== north ==
// mult32x32
module mult32x32 (
    input logic clk,             
    input logic reset,           
    input logic start,           
    input logic [31:0] a,        
    input logic [31:0] b,        
    output logic busy,           
    output logic [63:0] product  
);
export LEC_CHECK = 0
export CAP_MARGIN = 20
export CORE_MARGIN = 2
export CORE_UTILIZATION = 72
export CTS_CLUSTER_DIAMETER = 190
export CTS_CLUSTER_SIZE = 41
export HOLD_SLACK_MARGIN = -0.09
export PLACE_DENSITY_LB_ADDON = 0.28
export SLEW_MARGIN = 20
create_clock -name core_clock -period 5.98 [get_ports {clk}]
run.sh (not shown) runs the stock make flow with config.mk's settings and CLKGATE_MAP_FILE=.
north did not run to completion, as it errored out during detailed placement.
Inputs modified between north and south:
==> flow/config.mk <==
export PLATFORM = sky130hd
export DESIGN_NAME = mult32x32
export DESIGN_NICKNAME = mult32x32
export VERILOG_FILES = /design/flow/design.v
export SDC_FILE = /design/flow/constraint.sdc
export NUM_CORES = 4
export LEC_CHECK = 0
export CAP_MARGIN = 20
export CORE_MARGIN = 2
export CORE_UTILIZATION = 62
export SLEW_MARGIN = 20
==> flow/constraint.sdc <==
create_clock -name core_clock -period 11.5 [get_ports {clk}]
set_input_delay 2.3000 -clock core_clock [delete_from_list [all_inputs] [get_ports {clk}]]
set_output_delay 2.3000 -clock core_clock [all_outputs]
set_load 0.01 [all_outputs]
## What came out
south: no failed stages, no open violations at the end. south vs north — cell row count rose 3. [south vs north] die area: higher in south. From north to south the numbers moved as follows: number of synthesized register bits flat; unique cell type count in the Yosys netlist flat; global placer's final weighted congestion down 10%; number of top-level pins flat; total standard cell area after synthesis flat. Looking at horizontal die size, south sits about 7.5% higher than north does. Diff north -> south: synthesized cell count held steady, floorplan core area grew by about 15%.
diff inputs: south => east
diff --git a/flow/config.mk b/flow/config.mk
--- a/flow/config.mk
+++ b/flow/config.mk
@@ -8,4 +8,4 @@
 export CAP_MARGIN = 20
 export CORE_MARGIN = 2
-export CORE_UTILIZATION = 62
+export CORE_UTILIZATION = 15
 export SLEW_MARGIN = 20
==> flow/constraint.sdc <==
create_clock -name core_clock -period 14.9 [get_ports {clk}]
set_input_delay 2.9800 -clock core_clock [delete_from_list [all_inputs] [get_ports {clk}]]
set_output_delay 2.9800 -clock core_clock [all_outputs]
set_load 0.01 [all_outputs]
Results
east completed end to end with timing, DRC and antenna clean.
Changes observed in east relative to south: setup slack saw an increase; total met3 wirelength after detailed routing grew by 8.4%; via count of the first global-routing pass went down by 4.6%.
Compared with south, in east number of well taps now larger; number of cells on the critical path now smaller.
On east: number of clock buffers in the layout is 2 higher than what south gave.
Edits applied to the flow inputs when going from east to west:
diff --git a/flow/config.mk b/flow/config.mk
--- a/flow/config.mk
+++ b/flow/config.mk
@@ -8,4 +8,4 @@
 export CAP_MARGIN = 20
 export CORE_MARGIN = 2
-export CORE_UTILIZATION = 15
+export CORE_UTILIZATION = 62
 export SLEW_MARGIN = 20
==> flow/constraint.sdc <==
create_clock -name core_clock -period 5.3 [get_ports {clk}]
set_input_delay 1.0600 -clock core_clock [delete_from_list [all_inputs] [get_ports {clk}]]
set_output_delay 1.0600 -clock core_clock [all_outputs]
set_load 0.01 [all_outputs]
Results
Across east and west, a clean result was obtained everywhere but in west. west never completed, since it errored out during clock tree synthesis. [compare] base=east new=west: height of the chip moved down; pre-CTS setup slack moved down; simple-gate share of the synthesized area level.
## Diff of input files: middle against west
diff --git a/flow/config.mk b/flow/config.mk
--- a/flow/config.mk
+++ b/flow/config.mk
@@ -8,4 +8,5 @@
 export CAP_MARGIN = 20
 export CORE_MARGIN = 2
-export CORE_UTILIZATION = 62
+export CORE_UTILIZATION = 58
 export SLEW_MARGIN = 20
+export TNS_END_PERCENT = 5
==> flow/constraint.sdc <==
create_clock -name core_clock -period 8.01 [get_ports {clk}]
set_input_delay 1.6020 -clock core_clock [delete_from_list [all_inputs] [get_ports {clk}]]
set_output_delay 1.6020 -clock core_clock [all_outputs]
set_load 0.01 [all_outputs]
==> results <==
- STATUS run=middle STAGES=ALL_DONE FINAL_CHECKS=FAILED CAUSE=negative setup slack
- From west to middle the numbers moved as follows: last weighted congestion value of the routability-driven placer went down 0.075; setup slack after placement increased 2310 ps; overall die width shows an increase of about 3.3%; area of the mapped netlist comparable; site row count has increased.
- Looking at initial core utilization, middle sits below west.


== run A ==
Starting RTL as in the previous note.
make LEC_CHECK=0 ABC_AREA=1 CAP_MARGIN=25 CORE_ASPECT_RATIO=1.08 CORE_MARGIN=7 CORE_UTILIZATION=44 CTS_CLUSTER_DIAMETER=206 CTS_CLUSTER_SIZE=99 GPL_TIMING_DRIVEN=0 PLACE_DENSITY_LB_ADDON=0.06 SETUP_SLACK_MARGIN=-0.52 SLEW_MARGIN=20 TNS_END_PERCENT=5 finish   # period 6.76 ns
Final checks on run A, whose flow otherwise completed, came back failing, citing negative setup slack.
Edits applied to the flow inputs when going from run A to run B:
==> flow/config.mk <==
export PLATFORM = sky130hd
export DESIGN_NAME = mult32x32
export DESIGN_NICKNAME = mult32x32
export VERILOG_FILES = /design/flow/design.v
export SDC_FILE = /design/flow/constraint.sdc
export NUM_CORES = 4
export LEC_CHECK = 0
export ABC_AREA = 0
export CAP_MARGIN = 15
export CORE_ASPECT_RATIO = 0.87
export CORE_MARGIN = 2
export CORE_UTILIZATION = 72
export CTS_CLUSTER_DIAMETER = 102
export CTS_CLUSTER_SIZE = 100
export GPL_TIMING_DRIVEN = 1
export SETUP_SLACK_MARGIN = 1.37
export SLEW_MARGIN = 20
export TNS_END_PERCENT = 70
==> comparison <==
- Run B never completed, since it errored out during detailed placement.
- [compare] base=run A new=run B: core utilization before placement saw an increase; area of the core moved down.
- The run showing the smaller synthesized cell count is run B.
- Delta (run B minus run A): share of the yosys chip area belonging to registers higher, area fraction in xor and xnor cells higher.
### run B -> run C
==> flow/config.mk <==
export PLATFORM = sky130hd
export DESIGN_NAME = mult32x32
export DESIGN_NICKNAME = mult32x32
export VERILOG_FILES = /design/flow/design.v
export SDC_FILE = /design/flow/constraint.sdc
export NUM_CORES = 4
export LEC_CHECK = 0
export ABC_AREA = 1
export CAP_MARGIN = 25
export CORE_ASPECT_RATIO = 1.08
export CORE_MARGIN = 2
export CORE_UTILIZATION = 55
export CTS_CLUSTER_DIAMETER = 206
export CTS_CLUSTER_SIZE = 99
export GPL_TIMING_DRIVEN = 0
export PLACE_DENSITY = 0.74
export SETUP_SLACK_MARGIN = 0.98
export SLEW_MARGIN = 5
export TNS_END_PERCENT = 5
The chip area of run C exceeds that of run B by 44%. NOTE: chip width in run C exceeds that of run B. On run C: placer's final routability congestion estimate is 0.35% lower than what run B gave. Diff run C and run B: share of synthesized cell area in and-or and or-and compound cells lower in run C. Delta (run C minus run B): area fraction in full adders, half adders and majority gates shows a reduction of 2.7 points, floorplan core density fell by 17 points, proportion of synthesized chip area in sequential cells shows a reduction of 1.6 points, net count after synthesis moved up. [flow] run C | stages: complete | final checks: fail | reason: negative setup slack. On yosys synthesis chip area, the lower figure sits with run B, not run C.
The following lists how run D was set up differently from run C:
==> flow/config.mk <==
export PLATFORM = sky130hd
export DESIGN_NAME = mult32x32
export DESIGN_NICKNAME = mult32x32
export VERILOG_FILES = /design/flow/design.v
export SDC_FILE = /design/flow/constraint.sdc
export NUM_CORES = 4
export LEC_CHECK = 0
export CAP_MARGIN = 20
export CORE_MARGIN = 2
export CORE_UTILIZATION = 58
export SLEW_MARGIN = 20
export TNS_END_PERCENT = 5
==> flow/constraint.sdc <==
create_clock -name core_clock -period 8.7 [get_ports {clk}]
set_input_delay 1.7400 -clock core_clock [delete_from_list [all_inputs] [get_ports {clk}]]
set_output_delay 1.7400 -clock core_clock [all_outputs]
set_load 0.01 [all_outputs]
[run D] number of nets at floorplan fell 529 relative to run C
Summary of the comparison: post-CTS repair timing setup buffer count is lower in run D, relative to run C.
The flow ended early for run D: it failed with a tool error in global routing.
Diff run C -> run D: count of standard-cell rows moved down; area reported by Yosys stat moved down.


== v45 ==
mult32x32 again, from the RTL that the note above started with.
==> flow/design.v (excerpt) <==
module mult32x32 (
    input logic clk,             
    input logic reset,           
    input logic start,           
    input logic [31:0] a,        
    input logic [31:0] b,        
    output logic busy,           
    output logic [63:0] product  
);
make LEC_CHECK=0 CAP_MARGIN=20 CORE_MARGIN=2 CORE_UTILIZATION=72 CTS_CLUSTER_DIAMETER=190 CTS_CLUSTER_SIZE=41 HOLD_SLACK_MARGIN=-0.09 PLACE_DENSITY_LB_ADDON=0.01 SETUP_SLACK_MARGIN=1.78 SLEW_MARGIN=20 finish   # period 5.98 ns
Stage in which a tool error killed v45: detailed placement.
Input-level comparison between v2 and v45:
- removing HOLD_SLACK_MARGIN (formerly -0.09)
- setting PLACE_DENSITY to 0.4 for the first time
- removing PLACE_DENSITY_LB_ADDON (formerly 0.01)
- removing CTS_CLUSTER_SIZE (formerly 41)
- removing SETUP_SLACK_MARGIN (formerly 1.78)
- removing CTS_CLUSTER_DIAMETER (formerly 190)
- changing CORE_UTILIZATION from 72 to 62
- changing the clock period (ns, I/O delays scaled along) from 5.98 to 10.4
- v2: done, clean on timing, DRC and antenna
- Going from v45 to v2, die size +16%, post-synthesis instance total ~0 delta.
- Re synthesized area divided by synthesized cell count: no difference whatsoever between v2 and v45.
- X dimension of the die for v2: 9.8 microns up relative to v45
- As far as summed standard-cell area reported by yosys goes, v2 and v45 are indistinguishable; the numbers are identical.
- Diff v45..v2 | synthesized net count | negligible
- Reported for v2 and v45, async set or reset register ratio after synthesis turned out identical to the last digit.
- Global placer's final weighted congestion shrinks by more than 10% when moving from v45 to v2.
- Delta (v2 minus v45): placement row count rose 3, combined area of all synthesized cells about even.
The inputs of v28 differ from those of v2 as listed below.
- PLACE_DENSITY: 0.4 -> unset
- ABC_AREA: unset -> 1
- CORE_UTILIZATION: 62 -> 72
- the clock period (ns, I/O delays scaled along): 10.4 -> 4.7
### Flow results
- FAIL v28 @ detailed placement: tool exited with error
- Share of flip-flops with an asynchronous set or reset came out exactly the same in v28 and v2.
- Diff v2 -> v28 | area fraction in mux cells | decrease of 1.5 points
- v28 ended with more fraction of the mapped netlist area in simple logic gates than v2.
- The distinct cell type count of the synthesized netlist reported for v28 is smaller than that of v2 by 21.
